== juniper ==
==> flow/design.v (excerpt) <==
module pcie_pio_ctrl (
  input          clk,
  input          reset,
  input          tvalid,
  input  [63:0]  tdata,
  output         tready,
  input  [7:0]   tstrb,
  input  [21:0]  tuser,
  input          tlast,
  output [7:0]   cfg_addr,
  output [31:0]  cfg_wr_data,
  output         cfg_rd_cmd,
  output         cfg_wr_cmd,
  input  [31:0]  cfg_rd_data,
  input          cfg_valid,
  output         fifo0_wr_cmd,
  output [131:0] fifo0_wr_data,
  input          fifo0_empty_flag,
  input          fifo0_full_flag,
  input          fifo0_prog_full_flag,
  input          fifo1_full_flag,
  input          fifo1_empty_flag,
  output         fifo1_rd_cmd,
  input  [131:0] fifo1_rd_data,
  input  [7:0]   cfg_bus_number,
  input  [4:0]   cfg_device_number,
  input  [2:0]   cfg_function_number,
  input          lnk_up,
  input          cfg_to_turnoff,
  output         cfg_to_turnoff_ok,
  output         tx_tvalid,
  output [63:0]  tx_tdata,
  input          tx_tready,
  output [7:0]   tx_tstrb,
  output         tx_tlast
);
==> flow/config.mk <==
export PLATFORM = sky130hd
export DESIGN_NAME = pcie_pio_ctrl
export DESIGN_NICKNAME = pcie_pio_ctrl
export VERILOG_FILES = /design/flow/design.v
export SDC_FILE = /design/flow/constraint.sdc
export NUM_CORES = 4
export LEC_CHECK = 0
export ABC_AREA = 0
export CAP_MARGIN = 15
export CELL_PAD_IN_SITES_DETAIL_PLACEMENT = 0
export CORE_ASPECT_RATIO = 1.67
export CORE_MARGIN = 2
export CORE_UTILIZATION = 72
export GPL_TIMING_DRIVEN = 1
export HOLD_SLACK_MARGIN = 0.27
export PLACE_DENSITY_LB_ADDON = 0.0
export SETUP_SLACK_MARGIN = 2.21
export SLEW_MARGIN = 20
export TNS_END_PERCENT = 90
==> flow/constraint.sdc <==
create_clock -name core_clock -period 7.44 [get_ports {clk}]
set_input_delay 1.4880 -clock core_clock [delete_from_list [all_inputs] [get_ports {clk}]]
set_output_delay 1.4880 -clock core_clock [all_outputs]
set_load 0.01 [all_outputs]
run.sh (not shown) runs the stock make flow with config.mk's settings and CLKGATE_MAP_FILE=.
Relative to juniper, the following input files were edited for lagoon:
Settings: PLACE_DENSITY_LB_ADDON removed (was 0.0); SETUP_SLACK_MARGIN removed (was 2.21); CELL_PAD_IN_SITES_DETAIL_PLACEMENT removed (was 0); CORE_UTILIZATION changed from 72 to 58; TNS_END_PERCENT removed (was 90); HOLD_SLACK_MARGIN removed (was 0.27); GPL_TIMING_DRIVEN removed (was 1); ABC_AREA removed (was 0); CAP_MARGIN changed from 15 to 20; CORE_ASPECT_RATIO removed (was 1.67); the clock period (ns, I/O delays scaled along) changed from 7.44 to 2.95.
==> results <==
Run comparison: juniper path category of the worst min-delay check reg2reg; lagoon path category of the worst min-delay check in2reg. Delta (lagoon minus juniper): combined flip-flop and latch cell area stayed essentially flat; overall die width rose by 43%; final wirelength stayed essentially flat; global-route usage fell by 8.5 points. Of lagoon and juniper, it is lagoon that has the higher CTS buffer count. Taking juniper as the reference, in lagoon worst hold slack went down by 0.087 ns; area of the core region went up by 0.020 mm2; combinational power went up by 170%; number of nets produced by synthesis was more or less identical; initial core utilization went down by 14 points. Utilization (higher): juniper.
Input changes introduced in pepper (baseline for comparison: lagoon):
Settings: swapping 58 for 19 in CORE_UTILIZATION; swapping 2.95 for 13.8 in the clock period (ns, I/O delays scaled along).
[summary]
- pepper vs lagoon on area growth from synthesis to layout: pepper is the higher one.
- Routed wire length, pepper vs lagoon: up by more than 10%
- Compared with lagoon, in pepper count of clock-buffer cells in the layout dropped 0.47%, die size climbed about 200%.
Edits applied to the flow inputs when going from pepper to indigo:
Settings: CORE_UTILIZATION changed from 19 to 40; the clock period (ns, I/O delays scaled along) changed from 13.8 to 5.05.
Notes after the runs:
indigo went all the way through synthesis, placement and routing and the layout is clean on timing, DRC and antenna. [indigo] utilization of the core after routing rose 24 points relative to pepper. The net load switching power number comes out lower for pepper vs indigo. In the flow results for indigo and pepper, the total global-route track usage is smaller on pepper. pepper ended up with o21ai_2 as its standard cell with the maximum stage delay on the critical path; indigo ended up with nand2b_1. indigo against pepper: routability congestion estimate went up by about 10%, deepest clock path buffer count went down by 1, first-pass detailed-route iteration total went down by 1, area after synthesis was more or less identical. Portion of total power attributed to sequential cells, indigo and pepper, lower one = pepper. pepper has higher final cell count than indigo.

* * *

Setup of run A:
pcie_pio_ctrl again, from the RTL that the note above started with.
Design pcie_pio_ctrl, start of the top module:
module pcie_pio_ctrl (
  input          clk,
  input          reset,
  input          tvalid,
  input  [63:0]  tdata,
  output         tready,
  input  [7:0]   tstrb,
  input  [21:0]  tuser,
  input          tlast,
  output [7:0]   cfg_addr,
  output [31:0]  cfg_wr_data,
  output         cfg_rd_cmd,
  output         cfg_wr_cmd,
  input  [31:0]  cfg_rd_data,
  input          cfg_valid,
  output         fifo0_wr_cmd,
  output [131:0] fifo0_wr_data,
  input          fifo0_empty_flag,
  input          fifo0_full_flag,
  input          fifo0_prog_full_flag,
  input          fifo1_full_flag,
  input          fifo1_empty_flag,
  output         fifo1_rd_cmd,
  input  [131:0] fifo1_rd_data,
  input  [7:0]   cfg_bus_number,
  input  [4:0]   cfg_device_number,
  input  [2:0]   cfg_function_number,
  input          lnk_up,
  input          cfg_to_turnoff,
  output         cfg_to_turnoff_ok,
  output         tx_tvalid,
  output [63:0]  tx_tdata,
  input          tx_tready,
  output [7:0]   tx_tstrb,
  output         tx_tlast
);
Settings: LEC_CHECK=0, ABC_AREA=0, CAP_MARGIN=0, CELL_PAD_IN_SITES_DETAIL_PLACEMENT=0, CORE_ASPECT_RATIO=1.67, CORE_MARGIN=2, CORE_UTILIZATION=72, CTS_CLUSTER_SIZE=52, GPL_TIMING_DRIVEN=1, HOLD_SLACK_MARGIN=0.3, PLACE_DENSITY_LB_ADDON=0.0, SETUP_SLACK_MARGIN=2.21, SLEW_MARGIN=40, TNS_END_PERCENT=90; clock period 7.44 ns.
Run A completed end to end with timing, DRC and antenna clean.
Input changes introduced in run B (baseline for comparison: run A):
- a deleted CTS_CLUSTER_SIZE that had been 52
- a deleted PLACE_DENSITY_LB_ADDON that had been 0.0
- a change of HOLD_SLACK_MARGIN from 0.3 to 0.29
- an added CTS_CLUSTER_DIAMETER of 66
- a change of SLEW_MARGIN from 40 to 20
- a change of SETUP_SLACK_MARGIN from 2.21 to 0.69
- a change of CAP_MARGIN from 0 to 20
- a change of the clock period (ns, I/O delays scaled along) from 7.44 to 2.87
- Looking at fraction of power consumed by sequential logic, run B sits 0.5 points below run A.
- Worst setup path category: input port to flip-flop -> run A, flip-flop to flip-flop -> run B
- In run B, the first-pass iteration count of the detailed router came out 7 above the value in run A.
- Run B has area overhead of the layout relative to synthesis above what run A had.
- Run B ran in full, but the layout does not pass; the checks complain about negative setup slack.
For run C, these inputs were changed with respect to run B:
- CORE_UTILIZATION now 64, was 72
- CORE_ASPECT_RATIO now 0.91, was 1.67
- CTS_CLUSTER_DIAMETER no longer set, was 66
- SETUP_SLACK_MARGIN now 0.72, was 0.69
- PLACE_DENSITY now 0.63, previously not set
- HOLD_SLACK_MARGIN no longer set, was 0.29
- the clock period (ns, I/O delays scaled along) now 2.84, was 2.87
--- outcome ---
Run B reports its worst setup path startpoint as u_enc.state_reg[1] while run C reports u_enc.counter[1].
Of run C and run B, it is run C that has the higher worst setup slack.
Run B -> run C: via-per-instance ratio decreased by more than 10%
Run B → run C: final area increased about 2%; ratio of total power to cell area increased about 3.3%.
In the reports for run C and run B, the larger sequential share of cell area belongs to run B.
Run C was carried through to the last stage, and its layout satisfied the timing, design-rule and antenna checks.
| clock edge transition at the registers on the reported setup and hold paths | run B vs run C | ≈ equal |
--- input diff run C..run D ---
- SETUP_SLACK_MARGIN: 0.72 -> unset
- GPL_TIMING_DRIVEN: 1 -> unset
- CELL_PAD_IN_SITES_DETAIL_PLACEMENT: 0 -> unset
- CORE_ASPECT_RATIO: 0.91 -> unset
- CORE_UTILIZATION: 64 -> 19
- PLACE_DENSITY: 0.63 -> unset
- TNS_END_PERCENT: 90 -> unset
- ABC_AREA: 0 -> unset
- the clock period (ns, I/O delays scaled along): 2.84 -> 13.2
Area: run D vs run C -> run D smaller. Re length of the first detailed-routing pass in iterations: run C and run D aren't equal, and the higher value belongs to run C. Run D ended with more filler cell count in the final layout than run C. Area growth from synthesis to layout came out lower on run D than on run C. The run with more setup slack is run D; run C has less. Run D vs run C on relative contribution of the clock network to total power: run D is the higher one.
Power and IR drop assume default switching activity.
